==> trial 17: inputs <==
==> flow/design.v <==
module LASER (
input CLK,
input RST,
input [3:0] X,
input [3:0] Y,
output reg [3:0] C1X,
output reg [3:0] C1Y,
output reg [3:0] C2X,
output reg [3:0] C2Y,
output reg DONE);
parameter LFSR_WIDTH = 10;
parameter [LFSR_WIDTH-1:0] threshold = 10'd150;
reg [LFSR_WIDTH-1:0] q;  
wire feedback;  
assign feedback = q[9] ^ q[6];
always @(posedge CLK) begin
    if (RST)
        q <= 10'h1;  
    else
        q <= {q[LFSR_WIDTH-2:0], feedback};  
end
wire [3:0] step;
assign step = (q[5])? 4'b0001: 4'b0010;   
reg [1:0] current_state;
reg [1:0] next_state;
parameter  INIT = 0;
parameter READ = 1;
parameter WALK = 2;
parameter OUTPUT = 3;
reg [5:0] cover_prev;  
reg [5:0] cover_current;  
reg [5:0] cover_max;  
reg [5:0] cnt;  
reg [3:0] corX [39:0];  
reg [3:0] corY [39:0];
reg [3:0] x1, y1, x2, y2;  
reg [3:0] tmpX1, tmpY1, tmpX2, tmpY2; 
reg [3:0] dx1, dy1, dx2, dy2;
reg [19:0] round;  
parameter MAX_ROUND = 20'd2000;
parameter [5:0] LAST = 6'd41;  
always @(posedge CLK) begin
  if (current_state == INIT) begin
    corX[cnt] <= X;
    corY[cnt] <= Y;
  end
  if (current_state == READ || next_state == READ) begin
    corX[cnt] <= X;
    corY[cnt] <= Y;
  end
end
always @(*) begin
  if (cnt == 6'd0 || cnt == LAST || next_state == READ || RST) begin
    dx1 = 4'd0; dy1 = 4'd0;
    dx2 = 4'd0; dy2 = 4'd0;
  end
  else if (next_state == WALK) begin
    dx1 = (tmpX1 > corX[cnt-6'd1])? tmpX1 - corX[cnt-6'd1] : corX[cnt-6'd1] - tmpX1;
    dy1 = (tmpY1 > corY[cnt-6'd1])? tmpY1 - corY[cnt-6'd1] : corY[cnt-6'd1] - tmpY1;
    dx2 = (tmpX2 > corX[cnt-6'd1])? tmpX2 - corX[cnt-6'd1] : corX[cnt-6'd1] - tmpX2;
    dy2 = (tmpY2 > corY[cnt-6'd1])? tmpY2 - corY[cnt-6'd1] : corY[cnt-6'd1] - tmpY2;
  end
  else begin
    dx1 = 4'd0; dy1 = 4'd0;
    dx2 = 4'd0; dy2 = 4'd0;
  end
end
always @(posedge CLK) begin
  if (RST)
    current_state <= INIT;
  else
    current_state <= next_state;
end
always @(*) begin
  case (current_state)
    INIT:
      next_state = (RST)? INIT: READ;
    READ:
      next_state = (cnt == 6'd39)? WALK: READ;
    WALK:  
      next_state = (round == MAX_ROUND)? OUTPUT: WALK;
    OUTPUT:
      next_state = INIT;
    default:
      next_state = INIT;
  endcase
end
always @(posedge CLK) begin
  if (RST)
    round <= 0;
  else if (current_state == OUTPUT)
    round <= 0;
  else if (current_state == WALK) begin
    if (cnt == LAST)
      round <= round + 1;
  end
end
always @(posedge CLK) begin
  if (RST) begin
    tmpX2 <= 4'd7; 
  end
  else if (current_state == OUTPUT) begin
    tmpX2 <= 4'd7;
  end
  else if (current_state == WALK && cnt == 6'd0) begin  
    if (q[5]) tmpX2 <= (x2+step < 16)? x2+step : 15; 
    else      tmpX2 <= (x2 > step) ? x2-step : 0;  
  end
end
always @(posedge CLK) begin
  if (RST) begin
    tmpY2 <= 4'd7;
  end
  else if (current_state == OUTPUT) begin
    tmpY2 <= 4'd7;
  end
  else if (current_state == WALK && cnt == 6'd0) begin  
    if (q[9]) tmpY2 <= (y2+step < 16)? y2+step : 15;
    else      tmpY2 <= (y2 > step)? y2-step : 0;  
  end
end
always @(posedge CLK) begin
  if (RST) begin
    tmpX1 <= 4'd7;
  end
  else if (current_state == OUTPUT) begin
    tmpX1 <= 4'd7;
  end
  else if (current_state == WALK && cnt == 6'd0) begin  
    if (q[0]) tmpX1 <= (x1+step < 16)? x1+step : 15;  
    else      tmpX1 <= (x1 > step)? x1-step : 0; 
  end
end
always @(posedge CLK) begin
  if (RST) begin
    tmpY1 <= 4'd7;
  end
  else if (current_state == OUTPUT) begin
    tmpY1 <= 4'd7;
  end
  else if (current_state == WALK && cnt == 6'd0) begin  
    if (q[3]) tmpY1 <= (y1+step < 16)? y1+step : 15; 
    else      tmpY1 <= (y1 > step)? y1-step : 0;  
  end
end
always @(posedge CLK) begin
  if (RST) begin
    x1 <= 4'd0; y1 <= 4'd0;
    x2 <= 4'd8; y2 <= 4'd8;
  end
  else if (current_state == OUTPUT) begin
    x1 <= 4'd0; y1 <= 4'd0;
    x2 <= 4'd8; y2 <= 4'd8;
  end
  else if (current_state == WALK) begin
    if (cnt == LAST) begin
      if(cover_current > cover_prev) begin
        x1 <= tmpX1; y1 <= tmpY1;
        x2 <= tmpX2; y2 <= tmpY2;
      end
      else begin  
        if (q < threshold) begin  
          x1 <= tmpX1; y1 <= tmpY1;
          x2 <= tmpX2; y2 <= tmpY2;
        end
      end
    end
  end
end
always @(posedge CLK) begin
  if (RST)
    cover_prev <= 6'd0;
  else if (current_state == OUTPUT)
    cover_prev <= 6'd0;
  else if (current_state == WALK) begin
    if(cnt == LAST) begin  
      if(cover_current > cover_prev)
        cover_prev <= cover_current;
      else begin  
        if (q < threshold)   
          cover_prev <= cover_current;
      end
    end
  end
end
always @(posedge CLK) begin
  if(RST)
    cover_current <= 6'd0;
  else if(next_state == OUTPUT)   
    cover_current <= 6'd0;
  else if(current_state == WALK) begin
    if(cnt > 0) begin
      if (cnt == LAST)
        cover_current <= 6'd0;
      else begin
        cover_current <= cover_current +
        ((dx1 + dy1 <= 4) || (dx1 == 3 && dy1 == 2) || (dx1 == 2 && dy1 == 3) ||
         (dx2 + dy2 <= 4) || (dx2 == 3 && dy2 == 2) || (dx2 == 2 && dy2 == 3));        
      end
    end
    else 
      cover_current <= 6'd0;
  end
  else
    cover_current <= 6'd0;
end
always @(posedge CLK) begin
  if(RST)
    cover_max <= 6'd0;
  else if(current_state == WALK) begin
    if(cnt == LAST) begin  
      if(cover_current > cover_max)
        cover_max <= cover_current;
    end
  end
  else if(current_state == OUTPUT)
    cover_max <= 0;
  else
    cover_max <= 0;
end
always @(posedge CLK) begin
  if (RST)
    cnt <= 0;
  else if (current_state == OUTPUT || next_state == OUTPUT)
    cnt <= 0;
  else if (next_state == READ)  
    cnt <= cnt + 1;
  else if (current_state == WALK) begin
      cnt <= (cnt == LAST)? 0: cnt+1;
  end
  else
    cnt <= 0;
end
always @(posedge CLK) begin
  if (RST) begin
    C1X <= 4'd7; C1Y <= 4'd7;
    C2X <= 4'd7; C2Y <= 4'd7;
  end
  else if (current_state == WALK) begin
    if(cnt == LAST) begin
      if(cover_current > cover_max) begin
        C1X <= tmpX1; C1Y <= tmpY1;
        C2X <= tmpX2; C2Y <= tmpY2;
      end
    end
  end
end
always @(posedge CLK) begin
  if(RST)
    DONE <= 1'b0;
  else if (next_state == OUTPUT)
    DONE <= 1'b1;
  else
    DONE <= 1'b0;
end
endmodule
==> flow/run.sh <==
#!/bin/bash
# the make line also repeats each setting of config.mk as NAME=value (left out here)
make -C /OpenROAD-flow-scripts/flow DESIGN_CONFIG=/design/flow/config.mk WORK_HOME=/design/flow/orfs CLKGATE_MAP_FILE= finish
==> flow/config.mk <==
export PLATFORM = sky130hd
export DESIGN_NAME = LASER
export DESIGN_NICKNAME = LASER
export VERILOG_FILES = /design/flow/design.v
export SDC_FILE = /design/flow/constraint.sdc
export NUM_CORES = 4
export LEC_CHECK = 0
export CAP_MARGIN = 20
export CELL_PAD_IN_SITES_DETAIL_PLACEMENT = 2
export CELL_PAD_IN_SITES_GLOBAL_PLACEMENT = 1
export CORE_MARGIN = 9
export CORE_UTILIZATION = 40
export GPL_ROUTABILITY_DRIVEN = 0
export MIN_ROUTING_LAYER = met2
export PLACE_DENSITY = 0.41
export SLEW_MARGIN = 20
==> flow/constraint.sdc <==
create_clock -name core_clock -period 8.87 [get_ports {CLK}]
set_input_delay 1.7740 -clock core_clock [delete_from_list [all_inputs] [get_ports {CLK}]]
set_output_delay 1.7740 -clock core_clock [all_outputs]
set_load 0.01 [all_outputs]
==> trial 65 (differences from trial 17) <==
Settings changed: CAP_MARGIN 20 to 0, CELL_PAD_IN_SITES_DETAIL_PLACEMENT 2 to unset, CELL_PAD_IN_SITES_GLOBAL_PLACEMENT 1 to unset, CORE_MARGIN 9 to 2, CORE_UTILIZATION 40 to 72, CTS_CLUSTER_SIZE set to 47, GPL_ROUTABILITY_DRIVEN 0 to unset, MIN_ROUTING_LAYER met2 to unset, PLACE_DENSITY 0.41 to unset, PLACE_DENSITY_LB_ADDON set to 0.0, SETUP_SLACK_MARGIN set to 1.85.
==> flow/constraint.sdc (replaced) <==
create_clock -name core_clock -period 6.4 [get_ports {CLK}]
set_input_delay 1.2800 -clock core_clock [delete_from_list [all_inputs] [get_ports {CLK}]]
set_output_delay 1.2800 -clock core_clock [all_outputs]
set_load 0.01 [all_outputs]
==> trial 42 (differences from trial 17) <==
Settings changed: CELL_PAD_IN_SITES_DETAIL_PLACEMENT 2 to unset, CELL_PAD_IN_SITES_GLOBAL_PLACEMENT 1 to unset, CORE_MARGIN 9 to 2, GPL_ROUTABILITY_DRIVEN 0 to unset, MIN_ROUTING_LAYER met2 to unset, PLACE_DENSITY 0.41 to unset.
==> flow/constraint.sdc (replaced) <==
create_clock -name core_clock -period 5.86 [get_ports {CLK}]
set_input_delay 1.1720 -clock core_clock [delete_from_list [all_inputs] [get_ports {CLK}]]
set_output_delay 1.1720 -clock core_clock [all_outputs]
set_load 0.01 [all_outputs]
==> build 20 (differences from trial 17) <==
Settings changed: CELL_PAD_IN_SITES_DETAIL_PLACEMENT 2 to unset, CELL_PAD_IN_SITES_GLOBAL_PLACEMENT 1 to unset, CORE_MARGIN 9 to 2, CORE_UTILIZATION 40 to 71, CTS_CLUSTER_SIZE set to 13, GPL_ROUTABILITY_DRIVEN 0 to unset, MIN_ROUTING_LAYER met2 to unset, PLACE_DENSITY 0.41 to unset, PLACE_DENSITY_LB_ADDON set to 0.02.
==> flow/constraint.sdc (replaced) <==
create_clock -name core_clock -period 4.88 [get_ports {CLK}]
set_input_delay 0.9760 -clock core_clock [delete_from_list [all_inputs] [get_ports {CLK}]]
set_output_delay 0.9760 -clock core_clock [all_outputs]
set_load 0.01 [all_outputs]
==> results <==
HPWL after detailed placement: build 20 31900 µm; trial 42 29700 µm; trial 17 37000 µm; trial 65 27900 µm
Met1 Routed Length: build 20 19600 µm; trial 42 19800 µm; trial 17 0 µm; trial 65 19300 µm
Proportion of power drawn by the clock network: build 20 0.340; trial 42 0.379; trial 17 0.401; trial 65 0.376
Vias/cell: build 20 7.09; trial 42 5.53; trial 17 7.55; trial 65 7.07
Antenna violations before repair: build 20 3; trial 42 0; trial 17 0; trial 65 0
Final-layout worst hold slack: build 20 0.463 ns; trial 42 0.457 ns; trial 17 0.465 ns; trial 65 0.467 ns
Total placed cells including tap cells: build 20 1788; trial 42 2006; trial 17 1970; trial 65 1701
Fin area: build 20 0.0227 mm²; trial 42 0.0229 mm²; trial 17 0.0219 mm²; trial 65 0.0226 mm²
Net switching power figure: build 20 2.38 mW; trial 42 1.89 mW; trial 17 1.30 mW; trial 65 1.89 mW
Number of global-route vias before repair: build 20 13383; trial 42 11670; trial 17 19006; trial 65 12765
Tally of non-filler cells in the final layout: build 20 1888; trial 42 2114; trial 17 2061; trial 65 1838
Number of cells traversed by the worst register-to-register path: build 20 25; trial 42 27; trial 17 25; trial 65 26
Filler cell count: build 20 1238; trial 42 4095; trial 17 4588; trial 65 1179
Status: build 20 finished with violations; trial 42 complete, no violations; trial 17 complete, no violations; trial 65 complete, no violations
Reasons for failing layout checks: build 20 negative setup slack; trial 42 -; trial 17 -; trial 65 -
Post-place instance area: build 20 0.0209 mm²; trial 42 0.0208 mm²; trial 17 0.0203 mm²; trial 65 0.0202 mm²
Routability Congestion: build 20 0.878; trial 42 0.889; trial 17 -; trial 65 0.906
No activity file was given, so power comes from the tool's default toggle rates.
